== run 1 ==
// dma_ahb_simple
module dma_ahb_simple
(
       input   wire          HRESETn
     , input   wire          HCLK
     , input   wire          S_HSEL
     , input   wire  [31:0]  S_HADDR
     , input   wire  [ 1:0]  S_HTRANS
     , input   wire          S_HWRITE
     , input   wire  [ 2:0]  S_HSIZE
     , input   wire  [ 2:0]  S_HBURST
     , input   wire  [31:0]  S_HWDATA
     , output  wire  [31:0]  S_HRDATA
     , output  wire  [ 1:0]  S_HRESP
     , input   wire          S_HREADYin
     , output  wire          S_HREADYout
     , output  wire          IRQ
     , output  wire          M_HBUSREQ
     , input   wire          M_HGRANT
     , output  wire  [31:0]  M_HADDR
     , output  wire  [ 1:0]  M_HTRANS
     , output  wire          M_HWRITE
     , output  wire  [ 2:0]  M_HSIZE
     , output  wire  [ 2:0]  M_HBURST
     , output  wire  [ 3:0]  M_HPROT
     , output  wire  [31:0]  M_HWDATA
     , input   wire  [31:0]  M_HRDATA
     , input   wire  [ 1:0]  M_HRESP
     , input   wire          M_HREADY
);
Size: roughly 5400 cells after synthesis, roughly 1000 flip-flops, about 47000 um^2 of cells after synthesis.
Settings: LEC_CHECK=0, ABC_AREA=1, CAP_MARGIN=20, CELL_PAD_IN_SITES_GLOBAL_PLACEMENT=1, CORE_MARGIN=3, CORE_UTILIZATION=71, GPL_ROUTABILITY_DRIVEN=0, PLACE_DENSITY=0.52, SETUP_SLACK_MARGIN=0.99, SLEW_MARGIN=20; clock period 3.4 ns.
run.sh (not shown) runs the stock make flow with config.mk's settings and CLKGATE_MAP_FILE=.
Run 1 did not finish; the tool stopped in global placement without I/O with error GPL-0301.
Input-level comparison between run 2 and run 1:
- SETUP_SLACK_MARGIN no longer set, was 0.99
- CORE_UTILIZATION now 40, was 71
- PLACE_DENSITY no longer set, was 0.52
- CORE_MARGIN now 2, was 3
- CELL_PAD_IN_SITES_GLOBAL_PLACEMENT no longer set, was 1
- ABC_AREA no longer set, was 1
- GPL_ROUTABILITY_DRIVEN no longer set, was 0
- the clock period (ns, I/O delays scaled along) now 2.48, was 3.4
--- outcome ---
Status for run 2 and run 1: no clean run
Run 2 ran in full, but the layout does not pass; the checks complain about setup timing.
Run 2 vs. run 1: share of synthesized area occupied by flip-flops and latches now larger; die height moved up; core utilization at floorplan -32 points; die width grew by 26%.
In the tables for run 2 and run 1, synthesized area reads lower with run 2.
Run 2 against run 1: number of placement rows now larger, chip area line of the yosys report now smaller, synthesized cell count now smaller, die footprint now larger, number of distinct library cells after synthesis now larger.
Input changes introduced in run 3 (baseline for comparison: run 2):
- CORE_UTILIZATION: 40 -> 66
- SETUP_SLACK_MARGIN: unset -> 0.54
- the clock period (ns, I/O delays scaled along): 2.48 -> 1.86
Findings:
- Run 3 did not finish; the tool stopped in global routing with error GRT-0232.
- Note that the die width recorded for run 2 amounts to 1.3 times the value seen in run 3.
- Per the comparison of run 3 with run 2, area of the placeable core now smaller, die outline area now smaller.
- Pre-CTS setup slack (lower): run 3
- Run 3 ends up with a total CTS buffers that is 6 lower than in run 2.
- Compared with run 2, run 3 shows a higher number of buffers added to fix hold violations after cts.
- Diff run 2 -> run 3: number of buffers added for setup after CTS shows an increase of 148, floorplan utilization shows an increase of 26 points, weighted congestion reported at the end of routability-driven placement shows an increase of about 9%.
Input changes introduced in run 4 (baseline for comparison: run 3):
- putting ABC_AREA at 1 where nothing was set
- swapping 66 for 68 in CORE_UTILIZATION
- clearing SETUP_SLACK_MARGIN, which used to be 0.54
- swapping 1.86 for 3.29 in the clock period (ns, I/O delays scaled along)
--- outcome ---
- Summary of run 3 and run 4: one run falls short of a clean finish, namely run 3.
- Run 3: GRT-0232 in global routing -> run aborted
- Diff run 4..run 3 | share of synthesized cell area in full adder, half adder and majority cells | negligible
- Core utilization before placement (lower): run 3
- The count of cells resized by post-cts repair of run 4 is lower than that of run 3.
- NOTE: post-synthesis chip area from yosys in run 4 exceeds that of run 3
Modified inputs, run 5 compared to run 4
- CORE_UTILIZATION now 40, was 68
- ABC_AREA no longer set, was 1
- the clock period (ns, I/O delays scaled along) now 3.35, was 3.29
--- outcome ---
Run 5 vs. run 4: relative max-transition margin increased by 5.3 points relative to the old numbers; count of antenna-violating nets left after detailed routing has remained practically unchanged; netlist area before placement went down by 3800 um^2.
Run 4 was routed with more vias than run 5.
Diff run 4 and run 5: portion of total power attributed to combinational logic higher in run 4
Flop share of the area was higher in the run labelled run 5.
For run 6, these inputs were changed with respect to run 5:
- changing the clock period (ns, I/O delays scaled along) from 3.35 to 4.5
--- outcome ---
Summary of run 6 over run 5: core utilization dropped 0.41 points, post-route total power now sits lower.
Max global routing met3 resource utilization across run 5 and run 6: run 6
| area overhead of the layout relative to synthesis | run 6 vs run 5 | 1.0 points lower |
Run 6 vs run 5 — number of global-route vias before repair dropped 331.
Re global router's overall resource usage: run 6 is 0.36 points down on run 5.
Looking at kind of path behind the tightest hold check, the in -> async result is from run 6; the reg -> reg one comes from run 5.
Measured against run 5, the maximum number of pins on one net before global-route repair of run 6 comes out at 1.4 times the reference value.

* * *

dma_ahb_simple again, from the RTL that the note above started with.
Settings: LEC_CHECK=0, CAP_MARGIN=20, CORE_MARGIN=2, CORE_UTILIZATION=70, SETUP_SLACK_MARGIN=-0.18, SLEW_MARGIN=20; clock period 1.9 ns.
The starting point never finished: it broke off in global routing with GRT-0232.
Change:
CORE_UTILIZATION = 39   (was 70)
SETUP_SLACK_MARGIN = not set   (was -0.18)
clock period = 3.35 ns   (was 1.9 ns; I/O delays follow)
The new run finished with timing, DRC and antenna clean.
Die size climbs by well over a third.
Synthesized area stays the same.
Synthesized cell count stays the same.
Change:
ABC_AREA = 1   (was not set)
CORE_UTILIZATION = 71   (was 39)
PLACE_DENSITY = 0.76   (was not set)
clock period = 3.12 ns   (was 3.35 ns; I/O delays follow)
Synthesized cell count went up by well over a third.
Sequential share of layout area decreases by 2.4 points.
Final area climbs by a few percent.
Die size went down by well over a third.
Power is higher by roughly a tenth.
Change:
ABC_AREA = not set   (was 1)
CORE_UTILIZATION = 70   (was 71)
PLACE_DENSITY = not set   (was 0.76)
SETUP_SLACK_MARGIN = -0.15   (was not set)
clock period = 2.11 ns   (was 3.12 ns; I/O delays follow)
With this change the flow died in global routing.
Area after synthesis shrinks by 8.1%.
Die size shrinks by 6.7%.
Synthesized cell count shrinks by 41%.

* * *

== v40 ==
Starting RTL as in the previous note.
Settings: LEC_CHECK=0, CAP_MARGIN=20, CORE_MARGIN=2, CORE_UTILIZATION=40, CTS_CLUSTER_DIAMETER=176, HOLD_SLACK_MARGIN=0.17, MAX_ROUTING_LAYER=met4, SLEW_MARGIN=20; clock period 4.5 ns.
## Diff of input files: v48 against v40
- swapping 40 for 66 in CORE_UTILIZATION
- clearing HOLD_SLACK_MARGIN, which used to be 0.17
- clearing CTS_CLUSTER_DIAMETER, which used to be 176
- clearing MAX_ROUTING_LAYER, which used to be met4
- putting SETUP_SLACK_MARGIN at 0.82 where nothing was set
- swapping 4.5 for 3.1 in the clock period (ns, I/O delays scaled along)
v48: all stages complete, timing, DRC and antenna checks passed
Between v48 and v40, floorplan core density is lower for v40, v48 comes in above that.
Pin slew with the least headroom to its limit (lower): v48
Highest signal layer in the routed design = met5: v48; highest signal layer in the routed design = met4: v40
v48: maximum frequency about 30% above v40
Modified inputs, v46 compared to v48
- an added CTS_CLUSTER_SIZE of 52
- a change of SETUP_SLACK_MARGIN from 0.82 to 0.55
- a change of the clock period (ns, I/O delays scaled along) from 3.1 to 1.9
Results
- v46 did not make it past 5_1_grt, where a tool error ended it.
- v48 was carried through to the last stage, and its layout satisfied the timing, DRC and antenna checks.
- Higher post-placement cell count was reported by v46, not v48.
- From v48 to v46 the numbers moved as follows: area of the die held; final weighted congestion in routability-driven placement went down 0.015; number of cells in the yosys synthesis report held.
- Changes observed in v46 relative to v48: xor/xnor share of the synthesized area held steady, post-CTS resize count climbed about 260%, setup slack at placement lower.
- Of v46 and v48, v46 shows the lower number of buffers added by the clock tree synthesis step, with v48 above it.
For v36, these inputs were changed with respect to v46:
- swapping 66 for 40 in CORE_UTILIZATION
- swapping 0.55 for -0.01 in SETUP_SLACK_MARGIN
- clearing CTS_CLUSTER_SIZE, which used to be 52
- swapping 1.9 for 3.35 in the clock period (ns, I/O delays scaled along)
==> results <==
- The flow did not stop early for v36: all stages ran, and the layout cleared the timing, DRC and antenna checks.
- | die boundary width | lower: v46 |
- v36 against v46: detailed placer's ending HPWL saw a decrease; standard-cell row count up about 30%; setup slack at placement rose by 1010 ps.
- Per the comparison of v36 with v46, starting density of the core went down 26 points, die height picked up an extra about 28%.

* * *

dma_ahb_simple again, from the RTL that the note above started with.
Settings: LEC_CHECK=0, ABC_AREA=0, CAP_MARGIN=40, CELL_PAD_IN_SITES_GLOBAL_PLACEMENT=0, CORE_MARGIN=2, CORE_UTILIZATION=67, CTS_CLUSTER_SIZE=33, GPL_ROUTABILITY_DRIVEN=1, GPL_TIMING_DRIVEN=1, SLEW_MARGIN=20; clock period 2.24 ns.
The baseline completed, yet does not pass: setup timing.
Rerun with:
ABC_AREA = 1   (was 0)
CORE_MARGIN = 5   (was 2)
CORE_UTILIZATION = 65   (was 67)
CTS_CLUSTER_DIAMETER = 355   (was unset)
CTS_CLUSTER_SIZE = unset   (was 33)
PLACE_DENSITY = 0.78   (was unset)
clock period = 3.21 ns   (was 2.24 ns; I/O delays follow)
What happened:
- With this change the flow finished with timing, DRC and antenna clean
- utilization decreases by 13 points
- global-route usage drops by 11 points
- sequential power falls by 28%
- combinational power rises by 89%
- first-iteration DRC count fell by 26%
- non-clock buffer count decreases by 335
- maximum frequency came out lower by 3.3%
Rerun with:
CORE_MARGIN = 2   (was 5)
CORE_UTILIZATION = 70   (was 65)
CTS_CLUSTER_DIAMETER = unset   (was 355)
CTS_CLUSTER_SIZE = 50   (was unset)
PLACE_DENSITY = unset   (was 0.78)
clock period = 1.97 ns   (was 3.21 ns; I/O delays follow)
Outcome: Now the flow never finished: it broke off in global routing; synthesized area is unchanged; synthesized cell count is unchanged; die area falls by 11%.
Rerun with:
CAP_MARGIN = 20   (was 40)
CELL_PAD_IN_SITES_GLOBAL_PLACEMENT = unset   (was 0)
CORE_UTILIZATION = 68   (was 70)
CTS_CLUSTER_SIZE = unset   (was 50)
GPL_ROUTABILITY_DRIVEN = unset   (was 1)
GPL_TIMING_DRIVEN = unset   (was 1)
PLACE_DENSITY = 0.35   (was unset)
clock period = 2.71 ns   (was 1.97 ns; I/O delays follow)
Now the flow completed without violations.
Synthesized cell count does not change.
Die size is higher by 2.9%.
Synthesized area stays the same.
Rerun with:
ABC_AREA = unset   (was 1)
CORE_UTILIZATION = 66   (was 68)
CTS_CLUSTER_SIZE = 13   (was unset)
PLACE_DENSITY = unset   (was 0.35)
SETUP_SLACK_MARGIN = 0.3   (was unset)
clock period = 1.86 ns   (was 2.71 ns; I/O delays follow)
After rerunning:
- The changed run did not get past global routing (ODB-0269)
- area after synthesis came out lower by a little under a tenth
- die size came out lower by a few percent
- synthesized cell count came out lower by well over a third
Rerun with:
CORE_UTILIZATION = 67   (was 66)
CTS_CLUSTER_SIZE = 56   (was 13)
SETUP_SLACK_MARGIN = unset   (was 0.3)
clock period = 1.99 ns   (was 1.86 ns; I/O delays follow)
Result:
- The changed run failed in global routing
- area after synthesis does not change
- die size falls by 1.5%
- synthesized cell count does not change
Power figures rest on the tool's default switching activity, not on a simulated workload.
